// alu_top
module alu_top (
    input             clk,
    input      [7:0]  a_in,
    input      [7:0]  b_in,
    input      [3:0]  command_in,
    input             oe,
    output reg [15:0] d_out
);
    reg [7:0] a_q, b_q;
    reg [3:0] cmd_q;
    reg       oe_q;
    wire [15:0] alu_out;
    always @(posedge clk) begin
        a_q   <= a_in;
        b_q   <= b_in;
        cmd_q <= command_in;
        oe_q  <= oe;
        d_out <= alu_out;
    end
    alu u_alu (.a_in(a_q), .b_in(b_q), .command_in(cmd_q), .oe(oe_q), .d_out(alu_out));
endmodule
Size in the first run: roughly 38 I/O pins, about 10000 sq um of cells after synthesis.
clock: 22.2 ns
lec_check: 0
cap_margin: 40
core_margin: 2
core_utilization: 65
slew_margin: 20
run.sh (not shown) runs the stock make flow with config.mk's settings and CLKGATE_MAP_FILE=.
The starting point completed, yet does not pass: setup timing.
==> next run, changes <==
- CAP_MARGIN: 40 -> 20
- CORE_UTILIZATION: 65 -> 40
- clock period: 22.2 -> 24.0 ns (I/O delays scaled with it)
- Now the flow completed without violations
- sequential share of layout area climbs by 0.14 points
- clock-buffer cell count is lower by 1
- final cell count grows by about 3.5%
- register-to-register slack gains 2.0 ns
- worst hold slack gains 0.039 ns
- cell area goes down by about 3%
- clock skew grows by 0.0085 ns
- routed wire length decreases by about 4%
- utilization went down by 33 points
==> next run, changes <==
- CORE_UTILIZATION: 40 -> 25
- clock period: 24.0 -> 23.5 ns (I/O delays scaled with it)
=> The new run completed with no timing, DRC or antenna violations; setup slack is worse by 0.27 ns; global-route usage shrinks by 8.5 points; wire length rises by 1.4%.

== v6 ==
The RTL this note starts from:
==> flow/design.v <==
module alu_top (
    input             clk,
    input      [7:0]  a_in,
    input      [7:0]  b_in,
    input      [3:0]  command_in,
    input             oe,
    output reg [15:0] d_out
);
    reg [7:0] a_q, b_q;
    reg [3:0] cmd_q;
    reg       oe_q;
    wire [15:0] alu_out;
    always @(posedge clk) begin
        a_q   <= a_in;
        b_q   <= b_in;
        cmd_q <= command_in;
        oe_q  <= oe;
        d_out <= alu_out;
    end
    alu u_alu (.a_in(a_q), .b_in(b_q), .command_in(cmd_q), .oe(oe_q), .d_out(alu_out));
endmodule

module alu ( input [7:0]a_in,b_in,input [3:0]command_in,input oe,output [15:0]d_out);
	parameter 	ADD = 4'b0000,
				INC = 4'b0001,
				SUB =  4'b0010,
				DEC = 4'b0011,
				MUL = 4'b0100,
				DIV = 4'b0101,
				SHL = 4'b0110,
				SHR = 4'b0111,
				AND = 4'b1000,
				OR = 4'b1001,
				INV = 4'b1010,
				NAND = 4'b1011,
				NOR = 4'b1100,
				XOR = 4'b1101,
				XNOR = 4'b1110,
				BUF = 4'b1111;
	reg [15:0] out;
	always@(command_in,a_in,b_in)
		begin
			case(command_in)
				ADD : out = a_in+b_in;
				INC : out = a_in+1'b1;
				SUB : out = a_in-b_in;
				DEC : out = a_in-1'b1;
				MUL : out = a_in*b_in;
				DIV : out = (b_in == 8'd0) ? 16'hFFFF : a_in/b_in;
				SHL : out = a_in<<1;
				SHR : out = a_in>>1;
				AND : out = a_in&&b_in;
				OR : out = a_in||b_in;
				INV : out = !(a_in);
				NAND : out = ~(a_in&b_in);
				NOR : out = ~(a_in|b_in);
				XOR : out = a_in^b_in;
				XNOR : out = a_in~^b_in;
				BUF : out = a_in;
			endcase
		end
	assign d_out = (oe) ? out : 16'h0000;
endmodule  
clock: 22.4 ns
lec_check: 0
cap_margin: 40
core_margin: 2
core_utilization: 70
hold_slack_margin: 0.29
setup_slack_margin: 0.37
slew_margin: 20
v6 did not finish; the tool stopped in global routing (5_1_grt) with error GRT-0232.
Input-level comparison between v7 and v6:
Settings: CAP_MARGIN: 40 -> 20; SETUP_SLACK_MARGIN: 0.37 -> unset; HOLD_SLACK_MARGIN: 0.29 -> unset; CORE_UTILIZATION: 70 -> 40; the clock period (ns, I/O delays scaled along): 22.4 -> 23.5.
==> comparison <==
- In summary, v7 completed successfully, with a layout that passed the timing, design-rule and antenna checks.
- v7 vs v6: count of placed standard cells including taps up by a few percent
- Re yosys stat cell total: no difference whatsoever between v6 and v7.
- Changes observed in v7 relative to v6: horizontal die size increased 31%, weighted congestion at the end of routability-driven global placement decreased 5.4%.

Setup of wip/zinc:
RTL: the design.v shown in full above, as it stands there.
clock: 20.4 ns
lec_check: 0
abc_area: 1
cap_margin: 5
core_aspect_ratio: 0.87
core_margin: 2
core_utilization: 70
cts_cluster_diameter: 354
setup_slack_margin: -1.96
slew_margin: 40
tns_end_percent: 10
wip/zinc did not run to completion, as it errored out during clock tree synthesis (4_1_cts).
#### Input delta (wip/cedar over wip/zinc)
==> flow/config.mk <==
export PLATFORM = sky130hd
export DESIGN_NAME = alu_top
export DESIGN_NICKNAME = alu_top
export VERILOG_FILES = /design/flow/design.v
export SDC_FILE = /design/flow/constraint.sdc
export NUM_CORES = 4
export LEC_CHECK = 0
export CAP_MARGIN = 40
export CORE_MARGIN = 2
export CORE_UTILIZATION = 70
export HOLD_SLACK_MARGIN = 0.29
export SLEW_MARGIN = 20
==> flow/constraint.sdc <==
create_clock -name core_clock -period 22.2 [get_ports {clk}]
set_input_delay 4.4400 -clock core_clock [delete_from_list [all_inputs] [get_ports {clk}]]
set_output_delay 4.4400 -clock core_clock [all_outputs]
set_load 0.01 [all_outputs]
--- outcome ---
Against wip/zinc, row count in wip/cedar rose by a few percent.
NOTE: fraction of synthesized cell area in xor and xnor cells in wip/cedar exceeds that of wip/zinc
In the tables for wip/zinc and wip/cedar, half-perimeter wire length after detailed placement reads lower with wip/cedar.
Post-placement setup slack on wip/cedar is ahead of wip/zinc.
wip/cedar: GRT-0232 in global routing (5_1_grt) -> run aborted
From wip/zinc to wip/cedar the numbers moved as follows: mux share of post-synthesis cell area up 5.1 points, adder-cell share of the synthesized area up 0.82 points.
For synthesized cell count, dividing the value from wip/zinc by the value from wip/cedar gives 1.2.
Compared with wip/zinc, in wip/cedar synthesis area per yosys has decreased, cell area after synthesis has decreased, fraction of the core area occupied by cells at floorplan rose 0.66 points, instance count after placement with tap cells included saw a decrease.
The inputs of wip/yarrow differ from those of wip/cedar as listed below.
==> flow/config.mk <==
export PLATFORM = sky130hd
export DESIGN_NAME = alu_top
export DESIGN_NICKNAME = alu_top
export VERILOG_FILES = /design/flow/design.v
export SDC_FILE = /design/flow/constraint.sdc
export NUM_CORES = 4
export LEC_CHECK = 0
export CAP_MARGIN = 20
export CORE_MARGIN = 2
export CORE_UTILIZATION = 61
export SLEW_MARGIN = 20
==> flow/constraint.sdc <==
create_clock -name core_clock -period 16.0 [get_ports {clk}]
set_input_delay 3.2000 -clock core_clock [delete_from_list [all_inputs] [get_ports {clk}]]
set_output_delay 3.2000 -clock core_clock [all_outputs]
set_load 0.01 [all_outputs]
Notes after the runs:
- [wip/yarrow] flow finished | final checks: failed | reasons: max-capacitance violations, max-slew violations, negative setup slack
- When wip/yarrow is measured against wip/cedar, its total die size turns out about 14% higher.
- Re detailed placement HPWL: wip/yarrow is about 6% up on wip/cedar.
- Across both runs, number of resized instances in the post-cts repair step was higher for wip/yarrow than for wip/cedar.
Changes in wip/quartz relative to wip/yarrow:
-- flow/config.mk --
<<< wip/yarrow, line 6
export NUM_CORES = 4
export LEC_CHECK = 0
export CAP_MARGIN = 20
export CORE_MARGIN = 2
export CORE_UTILIZATION = 61
export SLEW_MARGIN = 20
>>> wip/quartz, line 6
export NUM_CORES = 4
export LEC_CHECK = 0
export CAP_MARGIN = 40
export CORE_MARGIN = 2
export CORE_UTILIZATION = 68
export SETUP_SLACK_MARGIN = -0.7
export SLEW_MARGIN = 20
==> flow/constraint.sdc <==
create_clock -name core_clock -period 22.4 [get_ports {clk}]
set_input_delay 4.4800 -clock core_clock [delete_from_list [all_inputs] [get_ports {clk}]]
set_output_delay 4.4800 -clock core_clock [all_outputs]
set_load 0.01 [all_outputs]
## What came out
- wip/quartz -> stages 100% | layout checks FAIL | negative setup slack
- Summary of the comparison: number of antenna violations at the first check in global routing is lower in wip/quartz, relative to wip/yarrow.
- wip/quartz supports a higher top clock frequency than wip/yarrow.
- Looking at wire length of the first global-routing pass, wip/quartz sits below wip/yarrow.
- Number of vias after detailed routing delta (wip/quartz − wip/yarrow): favourable
- In wip/quartz, the final critical-path share of the clock period came out 67 points below the value in wip/yarrow.

// alu_top: RTL as listed in full above, without the edits since
clock: 22.4 ns
lec_check: 0
cap_margin: 40
core_margin: 2
core_utilization: 70
hold_slack_margin: 0.29
setup_slack_margin: 0.15
slew_margin: 20
The starting point aborted during global routing (5_1_grt).
Edit:
- CAP_MARGIN: 40 -> 5
- HOLD_SLACK_MARGIN: 0.29 -> unset
- SETUP_SLACK_MARGIN: 0.15 -> 0.51
- clock period: 22.4 -> 9.45 ns (I/O delays scaled with it)
This time the run aborted during clock tree synthesis (4_1_cts) on DPL-0038.
Die size stays the same.
Synthesized cell count does not change.
Area after synthesis does not change.
Edit:
- CAP_MARGIN: 5 -> 0
- PLACE_DENSITY: unset -> 0.64
- SETUP_SLACK_MARGIN: 0.51 -> -1.37
- clock period: 9.45 -> 21.6 ns (I/O delays scaled with it)
Result: With this change the flow finished but failed the layout checks on negative setup slack. Die size does not change. Area after synthesis stays the same. Synthesized cell count is unchanged.
Edit:
- CAP_MARGIN: 0 -> 5
- PLACE_DENSITY: 0.64 -> unset
- SETUP_SLACK_MARGIN: -1.37 -> 2.79
- clock period: 21.6 -> 10.6 ns (I/O delays scaled with it)
- This time the run aborted during clock tree synthesis (4_1_cts) (DPL-0038)
- synthesized cell count is unchanged
- die area stays the same
- synthesized area does not change
Edit:
- CAP_MARGIN: 5 -> 0
- CORE_ASPECT_RATIO: unset -> 0.5
- CORE_UTILIZATION: 70 -> 68
- SETUP_SLACK_MARGIN: 2.79 -> unset
- clock period: 10.6 -> 22.2 ns (I/O delays scaled with it)
Result: With this change the flow never finished: it broke off in global routing (5_1_grt). Die area is higher by about 3.2%. Area after synthesis does not change. Synthesized cell count stays the same.
